== run 1 ==
==> flow/design.v (excerpt) <==
module division(input clk, input rst, input start, input [31:0] dividendo, divisor,
                output [31:0] cociente, residuo, output done);
For scale: about 130 flip-flops, about 130 I/O pins, roughly 0.0062 mm^2 of cells after synthesis.
make LEC_CHECK=0 ABC_AREA=0 CAP_MARGIN=30 CORE_MARGIN=4 CORE_UTILIZATION=26 CTS_CLUSTER_DIAMETER=233 CTS_CLUSTER_SIZE=87 PLACE_DENSITY_LB_ADDON=0.09 SETUP_SLACK_MARGIN=1.4 SLEW_MARGIN=20 TNS_END_PERCENT=10 finish   # period 4.9 ns
run.sh (not shown) runs the stock make flow with config.mk's settings and CLKGATE_MAP_FILE=.
Run 1 completed; timing, DRC and antenna clean
## Diff of input files: run 2 against run 1
Settings: clearing SETUP_SLACK_MARGIN, which used to be 1.4; swapping 26 for 72 in CORE_UTILIZATION; clearing PLACE_DENSITY_LB_ADDON, which used to be 0.09; putting PLACE_DENSITY at 0.38 where nothing was set; clearing TNS_END_PERCENT, which used to be 10; swapping 87 for 74 in CTS_CLUSTER_SIZE; swapping 4 for 2 in CORE_MARGIN; swapping 4.9 for 2.47 in the clock period (ns, I/O delays scaled along).
--- outcome ---
- Final checks on run 2, whose flow otherwise completed, came back failing, citing negative setup slack.
- Across both runs, final critical-path share of the clock period was higher for run 2 than for run 1.
- Of run 2 and run 1, it is run 2 that has the higher global-route track usage on met2.
- Measured against each other, run 1 and run 2 differ in cell total after placement, the lower figure coming from run 2.
diff inputs: run 2 => run 3
Settings: removing PLACE_DENSITY (formerly 0.38); removing CTS_CLUSTER_SIZE (formerly 74); setting SETUP_SLACK_MARGIN to 0.28 for the first time; setting HOLD_SLACK_MARGIN to -0.09 for the first time; setting PLACE_DENSITY_LB_ADDON to 0.09 for the first time; changing the clock period (ns, I/O delays scaled along) from 2.47 to 4.9.
Findings:
Run 3 did not stop at any stage, and its layout met the timing, design-rule and antenna checks. When the final numbers for run 2 and run 3 were put side by side, the worst hold margin turned out to be greater in run 2. Compare run 2 and run 3 | fraction of power consumed by combinational cells lower: run 3. On power: between run 2 and run 3, it ends up higher for run 2. Run 3 vs run 2, portion of total power attributed to sequential cells went up by 1.8 points. Going from run 2 to run 3, the area growth from synthesis to layout was found to have gone down by 5.9 points. Run 3 improves on run 2 in wire length.


== ember ==
division again, from the RTL that the note above started with.
clock: 2.74 ns
lec_check: 0
abc_area: 1
cap_margin: 20
core_aspect_ratio: 1.47
core_margin: 2
core_utilization: 72
cts_cluster_diameter: 379
cts_cluster_size: 10
place_density: 0.6
slew_margin: 20
tns_end_percent: 5
Looking at the reports, ember completed the entire flow and the layout it produced met the timing, design-rule and antenna checks.
The inputs of quartz differ from those of ember as listed below.
==> flow/config.mk <==
export PLATFORM = sky130hd
export DESIGN_NAME = division
export DESIGN_NICKNAME = division
export VERILOG_FILES = /design/flow/design.v
export SDC_FILE = /design/flow/constraint.sdc
export NUM_CORES = 4
export LEC_CHECK = 0
export CAP_MARGIN = 20
export CORE_MARGIN = 2
export CORE_UTILIZATION = 40
export PLACE_DENSITY = 0.6
export SLEW_MARGIN = 20
==> flow/constraint.sdc <==
create_clock -name core_clock -period 10.0 [get_ports {clk}]
set_input_delay 2.0000 -clock core_clock [delete_from_list [all_inputs] [get_ports {clk}]]
set_output_delay 2.0000 -clock core_clock [all_outputs]
set_load 0.01 [all_outputs]
- Between ember and quartz, the row count is lower for ember.
- End-of-flow core utilization: quartz vs ember down 39 points
- Diff quartz..ember | number of enable flip-flop cells | unchanged
- Sort ember and quartz by number of standard cells reported by yosys, ascending, and quartz comes first.
The following lists how willow was set up differently from quartz:
-- flow/config.mk --
<<< quartz, line 7
export LEC_CHECK = 0
export CAP_MARGIN = 20
export CORE_MARGIN = 2
export CORE_UTILIZATION = 40
export PLACE_DENSITY = 0.6
>>> willow, line 7
export LEC_CHECK = 0
export ABC_AREA = 1
export CAP_MARGIN = 20
export CORE_MARGIN = 2
export CORE_UTILIZATION = 72
export PLACE_DENSITY = 0.6
==> flow/constraint.sdc <==
create_clock -name core_clock -period 2.55 [get_ports {clk}]
set_input_delay 0.5100 -clock core_clock [delete_from_list [all_inputs] [get_ports {clk}]]
set_output_delay 0.5100 -clock core_clock [all_outputs]
set_load 0.01 [all_outputs]
## What came out
- Between willow and quartz, it is willow whose total number of cells along the worst setup path is higher, by 9.
- Compare quartz and willow | overall power higher: willow
- registers as the top power group was reported by quartz, and clock by willow.
- [compare] base=quartz new=willow: area fraction in compound gates after synthesis fell by 0.42 points, switching part of the total rose by 2.6 points, via count rose by about 50%.
## Diff of input files: cedar against willow
-- flow/config.mk --
<<< willow, line 11
export CORE_UTILIZATION = 72
export PLACE_DENSITY = 0.6
export SLEW_MARGIN = 20
>>> cedar, line 11
export CORE_UTILIZATION = 72
export CTS_CLUSTER_DIAMETER = 193
export CTS_CLUSTER_SIZE = 10
export PLACE_DENSITY = 0.6
export SETUP_SLACK_MARGIN = -0.24
export SLEW_MARGIN = 20
==> flow/constraint.sdc <==
create_clock -name core_clock -period 2.46 [get_ports {clk}]
set_input_delay 0.4920 -clock core_clock [delete_from_list [all_inputs] [get_ports {clk}]]
set_output_delay 0.4920 -clock core_clock [all_outputs]
set_load 0.01 [all_outputs]
Row net switching power figure: cedar higher / willow lower
cedar and willow ended up with roughly the same clock latency reported for the late side of the worst-skew pair.
cedar: arrival time of the worst setup path is 0.06 ns lower than what willow reported.
Diff willow..cedar | count of non-filler cells in the finished layout | unchanged
Diff willow..cedar | total power draw | negligible
cedar | status: complete | timing, DRC, antenna: pass


Starting RTL as in the previous note.
clock: 6.57 ns
lec_check: 0
cap_margin: 15
cell_pad_in_sites_detail_placement: 1
cell_pad_in_sites_global_placement: 3
core_aspect_ratio: 0.72
core_margin: 2
core_utilization: 40
gpl_timing_driven: 0
hold_slack_margin: -0.1
min_routing_layer: met2
slew_margin: 25
==> next run, changes <==
CAP_MARGIN = 20   (was 15)
CELL_PAD_IN_SITES_DETAIL_PLACEMENT = default   (was 1)
CELL_PAD_IN_SITES_GLOBAL_PLACEMENT = default   (was 3)
CORE_ASPECT_RATIO = default   (was 0.72)
CORE_UTILIZATION = 66   (was 40)
GPL_TIMING_DRIVEN = default   (was 0)
HOLD_SLACK_MARGIN = default   (was -0.1)
MIN_ROUTING_LAYER = default   (was met2)
SETUP_SLACK_MARGIN = -0.19   (was default)
SLEW_MARGIN = 20   (was 25)
clock period = 2.46 ns   (was 6.57 ns; I/O delays follow)
Outcome:
- With this change the flow finished but failed the layout checks on setup timing
- via count falls by a quarter to a third
- critical path depth rose by 6
- wire length went down by a little under a tenth
- sequential power rises to 2.7 times its value
- die area came out lower by well over a third
- cell area hardly moves
- global-route usage went down by 0.91 points
- first-iteration DRC count goes down by well over a third


The RTL this note starts from:
==> flow/design.v <==
module division(input clk, input rst, input start, input [31:0] dividendo, divisor,
                output [31:0] cociente, residuo, output done);
reg [31:0] shift_register;
reg [31:0] pre_divisor;
reg [31:0] cont;
reg idle;                       
reg done_r;                     
reg [15:0] resta, pre_cocido, res, cocido;
always @ (posedge clk) begin
  done_r <= 1'b0;
  if (rst) begin
    idle = 1'b1;
  end else if (idle) begin
    if (start) begin
      cont = 32'b0;
      shift_register = {8'b0, dividendo[15:0]};
      pre_cocido = 16'b0;
      pre_divisor = divisor;
      shift_register = shift_register << 1;
      cont = cont + 1'b1;
      idle = 1'b0;
    end
  end else begin
    if (cont < 5'd17) begin
      if (shift_register[31:16] < pre_divisor[15:0]) begin
        pre_cocido = pre_cocido << 1;
      end else begin
        resta = shift_register[31:16] - pre_divisor[15:0];
        pre_cocido = pre_cocido << 1;
        pre_cocido[0] = 1'b1;
        shift_register[31:16] = resta;
      end
      shift_register = shift_register << 1;
      cont = cont + 1'b1;
    end else begin
      cocido = pre_cocido;
      res = shift_register[31:16]>>1;
      idle = 1'b1;
      done_r <= 1'b1;
    end
  end
end
assign cociente = {16'b0, cocido};
assign residuo = {16'b0, res};
assign done = done_r;
endmodule
Settings: LEC_CHECK=0, CAP_MARGIN=15, CELL_PAD_IN_SITES_DETAIL_PLACEMENT=2, CELL_PAD_IN_SITES_GLOBAL_PLACEMENT=3, CORE_ASPECT_RATIO=0.72, CORE_MARGIN=2, CORE_UTILIZATION=40, GPL_TIMING_DRIVEN=0, HOLD_SLACK_MARGIN=-0.1, MIN_ROUTING_LAYER=met2, SLEW_MARGIN=25, TNS_END_PERCENT=20; clock period 6.57 ns.
The starting point went through all stages and came out clean.
Then changed:
==> flow/config.mk (replaced) <==
export PLATFORM = sky130hd
export DESIGN_NAME = division
export DESIGN_NICKNAME = division
export VERILOG_FILES = /design/flow/design.v
export SDC_FILE = /design/flow/constraint.sdc
export NUM_CORES = 4
export LEC_CHECK = 0
export ABC_AREA = 1
export CAP_MARGIN = 20
export CORE_MARGIN = 2
export CORE_UTILIZATION = 40
export CTS_CLUSTER_DIAMETER = 95
export GPL_TIMING_DRIVEN = 0
export SETUP_SLACK_MARGIN = 0.04
export SLEW_MARGIN = 20
==> flow/constraint.sdc (replaced) <==
create_clock -name core_clock -period 2.94 [get_ports {clk}]
set_input_delay 0.5880 -clock core_clock [delete_from_list [all_inputs] [get_ports {clk}]]
set_output_delay 0.5880 -clock core_clock [all_outputs]
set_load 0.01 [all_outputs]
=> Non-clock buffer count decreases by 3. Wire length decreases by roughly a tenth. Final cell count increases by well over a third. Die size increases by roughly a tenth. Final area increases by roughly a tenth. Worst hold slack is about the same. Global-route usage decreases by 14 points.
Then changed:
--- a/flow/config.mk
+++ b/flow/config.mk
@@ -8 +7,0 @@
-export ABC_AREA = 1
@@ -12,3 +11,3 @@
-export CTS_CLUSTER_DIAMETER = 95
-export GPL_TIMING_DRIVEN = 0
-export SETUP_SLACK_MARGIN = 0.04
+export CTS_CLUSTER_DIAMETER = 281
+export CTS_CLUSTER_SIZE = 98
+export PLACE_DENSITY = 0.6
@@ -15,0 +15 @@
+export TNS_END_PERCENT = 15
==> flow/constraint.sdc (replaced) <==
create_clock -name core_clock -period 10.0 [get_ports {clk}]
set_input_delay 2.0000 -clock core_clock [delete_from_list [all_inputs] [get_ports {clk}]]
set_output_delay 2.0000 -clock core_clock [all_outputs]
set_load 0.01 [all_outputs]
=> Sequential power fell by 71%; hold slack is better by 7.8 ps; cell area went down by 14%; wire length drops by 25%; synthesized area came out lower by 12%; combinational power went down by 78%; cell count decreases by 33%; global-route usage decreases by 2.6 points; power decreases by 72%; sequential share of layout area came out higher by 7.3 points.
Then changed:
--- a/flow/config.mk
+++ b/flow/config.mk
@@ -7,0 +8 @@
+export ABC_AREA = 1
@@ -10,3 +11 @@
-export CORE_UTILIZATION = 40
-export CTS_CLUSTER_DIAMETER = 281
-export CTS_CLUSTER_SIZE = 98
+export CORE_UTILIZATION = 68
@@ -13,0 +13 @@
+export SETUP_SLACK_MARGIN = 0.13
@@ -15 +14,0 @@
-export TNS_END_PERCENT = 15
==> flow/constraint.sdc (replaced) <==
create_clock -name core_clock -period 2.46 [get_ports {clk}]
set_input_delay 0.4920 -clock core_clock [delete_from_list [all_inputs] [get_ports {clk}]]
set_output_delay 0.4920 -clock core_clock [all_outputs]
set_load 0.01 [all_outputs]
After rerunning: The new run finished clean; register-to-register slack loses 6600 ps; core utilization went up by 33 points; total power went up to 4.2 times its value; non-clock buffer count went up by 12; worst setup slack loses 5400 ps; combinational power went up to 5.4 times its value; cell area went up by 12%; flip-flop count is unchanged; global-route usage went up by 15 points; die area went down by 32%.
Then changed:
--- a/flow/config.mk
+++ b/flow/config.mk
@@ -8 +7,0 @@
-export ABC_AREA = 1
@@ -11,3 +10,3 @@
-export CORE_UTILIZATION = 68
-export PLACE_DENSITY = 0.6
-export SETUP_SLACK_MARGIN = 0.13
+export CORE_UTILIZATION = 66
+export CTS_CLUSTER_SIZE = 41
+export SETUP_SLACK_MARGIN = 0.73
Effect:
- This time the run aborted during 5_1_grt with DPL-0038
- synthesized cell count shrinks by 37%
- synthesized area decreases by 12%
- die area is lower by 8.8%
Then changed:
--- a/flow/config.mk
+++ b/flow/config.mk
@@ -10,3 +10,4 @@
-export CORE_UTILIZATION = 66
-export CTS_CLUSTER_SIZE = 41
-export SETUP_SLACK_MARGIN = 0.73
+export CORE_UTILIZATION = 72
+export CTS_CLUSTER_DIAMETER = 357
+export PLACE_DENSITY = 0.37
+export SETUP_SLACK_MARGIN = -0.19
Effect: With this change the flow completed, yet does not pass: negative setup slack. Die size fell by 8.0%. Synthesized area is unchanged. Synthesized cell count does not change.


RTL: the design.v shown in full above, as it stands there.
clock: 5.13 ns
lec_check: 0
cap_margin: 20
core_margin: 2
core_utilization: 58
cts_cluster_size: 21
place_density: 0.6
slew_margin: 20
The baseline finished clean.
==> next run, changes <==
--- a/flow/config.mk
+++ b/flow/config.mk
@@ -7,2 +7,3 @@
 export LEC_CHECK = 0
+export ABC_AREA = 1
 export CAP_MARGIN = 20
@@ -10,3 +11,5 @@
 export CORE_UTILIZATION = 58
+export CTS_CLUSTER_DIAMETER = 354
 export CTS_CLUSTER_SIZE = 21
+export HOLD_SLACK_MARGIN = 0.29
 export PLACE_DENSITY = 0.6
Effect:
- The new run ran to the end with no violations
- via count rose by a quarter to a third
- worst setup slack is better by 460 ps
- wire length rose by a quarter to a third
- clock skew barely changes
- area after synthesis rose by roughly a tenth
- utilization fell by 2.0 points
- sequential share of layout area fell by 5.6 points
- design area rose by roughly a tenth
==> next run, changes <==
--- a/flow/config.mk
+++ b/flow/config.mk
@@ -7,9 +7,7 @@
 export LEC_CHECK = 0
-export ABC_AREA = 1
 export CAP_MARGIN = 20
 export CORE_MARGIN = 2
-export CORE_UTILIZATION = 58
-export CTS_CLUSTER_DIAMETER = 354
-export CTS_CLUSTER_SIZE = 21
-export HOLD_SLACK_MARGIN = 0.29
+export CORE_UTILIZATION = 68
+export CTS_CLUSTER_DIAMETER = 399
+export CTS_CLUSTER_SIZE = 98
 export PLACE_DENSITY = 0.6
==> flow/constraint.sdc (replaced) <==
create_clock -name core_clock -period 10.0 [get_ports {clk}]
set_input_delay 2.0000 -clock core_clock [delete_from_list [all_inputs] [get_ports {clk}]]
set_output_delay 2.0000 -clock core_clock [all_outputs]
set_load 0.01 [all_outputs]
Outcome: Worst setup slack gains 3000 ps; global-route usage increases by 1.2 points; cell area falls by roughly a tenth; cell count goes down by a quarter to a third; sequential share of layout area climbs by 5.3 points; synthesized cell count fell by well over a third; total power fell by well over a third; non-clock buffer count is unchanged; die area shrinks by a quarter to a third; clock-buffer cell count is lower by 5; critical path depth stays the same.
==> next run, changes <==
--- a/flow/config.mk
+++ b/flow/config.mk
@@ -9,5 +9,3 @@
 export CORE_MARGIN = 2
-export CORE_UTILIZATION = 68
-export CTS_CLUSTER_DIAMETER = 399
-export CTS_CLUSTER_SIZE = 98
+export CORE_UTILIZATION = 70
 export PLACE_DENSITY = 0.6
==> flow/constraint.sdc (replaced) <==
create_clock -name core_clock -period 4.42 [get_ports {clk}]
set_input_delay 0.8840 -clock core_clock [delete_from_list [all_inputs] [get_ports {clk}]]
set_output_delay 0.8840 -clock core_clock [all_outputs]
set_load 0.01 [all_outputs]
=> Setup slack got worse by 4300 ps. Core utilization grows by 1.4 points. Clock skew fell by 7.8 ps. Sequential cell count does not change. Sequential share of layout area goes down by 0.12 points. Die area goes down by 2.7%. Via count goes up by 3.3%. Cell count is unchanged. Routed wire length rises by 6.7%.


== v24 ==
// division: RTL as listed in full above, without the edits since
clock: 2.74 ns
lec_check: 0
abc_area: 1
cap_margin: 20
core_aspect_ratio: 0.69
core_margin: 2
core_utilization: 72
cts_cluster_diameter: 355
cts_cluster_size: 10
place_density: 0.6
slew_margin: 20
tns_end_percent: 5
v24 completed end to end with timing, DRC and antenna clean.
Here is what was changed in the inputs of v46 compared with v24.
Settings: CTS_CLUSTER_SIZE no longer set, was 10; CORE_UTILIZATION now 66, was 72; CORE_ASPECT_RATIO no longer set, was 0.69; ABC_AREA no longer set, was 1; TNS_END_PERCENT no longer set, was 5; CTS_CLUSTER_DIAMETER no longer set, was 355; the clock period (ns, I/O delays scaled along) now 3.73, was 2.74.
Notes after the runs:
- When the final numbers for v24 and v46 were put side by side, the synthesized cell count turned out to be greater in v24.
- Comparing v24 and v46, placement-stage worst setup slack is higher on v46.
- In the flow results for v24 and v46, the measured slew at the worst slew-check pin is larger on v46.
- v46: core utilization lower than v24
- Taking v24 as 1.0, v46 lands at 1.09 on fill cell instance count of the final layout.
- Worst hold slack across all endpoints: v24 and v46 compared, lower one is v46
- v46 against v24: via count of the first global-routing pass went down 29%, worst endpoint data arrival time has increased, number of rows in the core area rose by 17%, final standard cell count with taps included and fillers excluded has decreased.
- Looking at aggregate routed wire length across both flows, v46 is the stronger of the two, with v24 trailing.
Changes in v58 relative to v46:
Settings: setting SETUP_SLACK_MARGIN to 0.61 for the first time; changing CORE_UTILIZATION from 66 to 68; setting ABC_AREA to 1 for the first time; changing the clock period (ns, I/O delays scaled along) from 3.73 to 2.46.
- The flow did not stop early for v46: all stages ran, and the layout cleared the timing, design-rule and antenna checks.
- Completing all stages was not enough for v58: its layout failed the final checks because of negative setup slack.
- Fmax: v58 < v46
- Compared v58 vs v46, and number of library cell types mapped by synthesis is down in v58.
- Re area enclosed by the die boundary: v58 is 9.7% up on v46.
- Worst path setup slack after routing in v58 is 1.37 ns below v46.
- v58 vs. v46: sequential share of the synthesized area saw a decrease, combined buffer and inverter count along the critical path shows a reduction of 1.
- Changes observed in v58 relative to v46: total power now larger; buffer share of cell area now larger.
## Diff of input files: v48 against v58
Settings: ABC_AREA changed from 1 to 0; GPL_ROUTABILITY_DRIVEN newly set to 0; CTS_CLUSTER_DIAMETER newly set to 233; CAP_MARGIN changed from 20 to 30; SETUP_SLACK_MARGIN removed (was 0.61); CORE_UTILIZATION changed from 68 to 70; PLACE_DENSITY removed (was 0.6).
- Going from v58 to v48, leakage power of the design lost about 30%, die size now sits lower.
- The setup slack of v48 is larger than that of v58.
- v58 -> v48: final-report hold violation count delta 0, exact match
- Total number of vias: higher on v58
- Compared with v58, v48 shows a lower non-clock buffer count.
- v48 ended up with edfxtp_1 as its master of the slowest instance on the critical path; v58 ended up with nor2_2.
- [flow] v48 | stages: complete | final checks: fail | reason: negative setup slack
- In the flow results for v48 and v58, the post-layout total power is larger on v48.
- Total non-filler cell area in the finished layout: v48 < v58
Edits applied to the flow inputs when going from v48 to v44:
Settings: an added PLACE_DENSITY of 0.64; an added CTS_CLUSTER_SIZE of 72; a deleted GPL_ROUTABILITY_DRIVEN that had been 0; a change of CORE_UTILIZATION from 70 to 72; a change of CAP_MARGIN from 30 to 20; a change of ABC_AREA from 0 to 1; a deleted CTS_CLUSTER_DIAMETER that had been 233; an added SETUP_SLACK_MARGIN of -0.19.
### Flow results
v44 completed end to end with timing, DRC and antenna clean.
Looking at count of nets after finishing across v48 and v44, the one that comes out lower is v48.
Summary of v44 over v48: total wire length after detailed routing now sits higher; total power after layout shrank by about 6%.
[v44 vs v48] buffer-and-inverter tally for the worst setup path: higher in v44
Edits applied to the flow inputs when going from v44 to v33:
Settings: a change of CTS_CLUSTER_SIZE from 72 to 40; a deleted PLACE_DENSITY that had been 0.64; a deleted ABC_AREA that had been 1; a change of CORE_UTILIZATION from 72 to 69; a change of SETUP_SLACK_MARGIN from -0.19 to 0.73.
The flow ran to completion for all of v44 and v33 but v33, which stopped partway.
Taking v44 as the reference point, the XOR/XNOR share of the synthesized area of v33 rises by 4.1 points.
Measured against v33, the mean instance size in the synthesized netlist of v44 comes out at 0.71 times the reference value.
v33 vs v44 — netlist area before placement dropped by more than 10%
The post-synth area from yosys stat in v44 is 1.13 times that in v33.
Summary: with v44 as the reference, synthesized cell count in v33 moved down by more than a quarter.
No activity file was given, so power comes from the tool's default toggle rates.
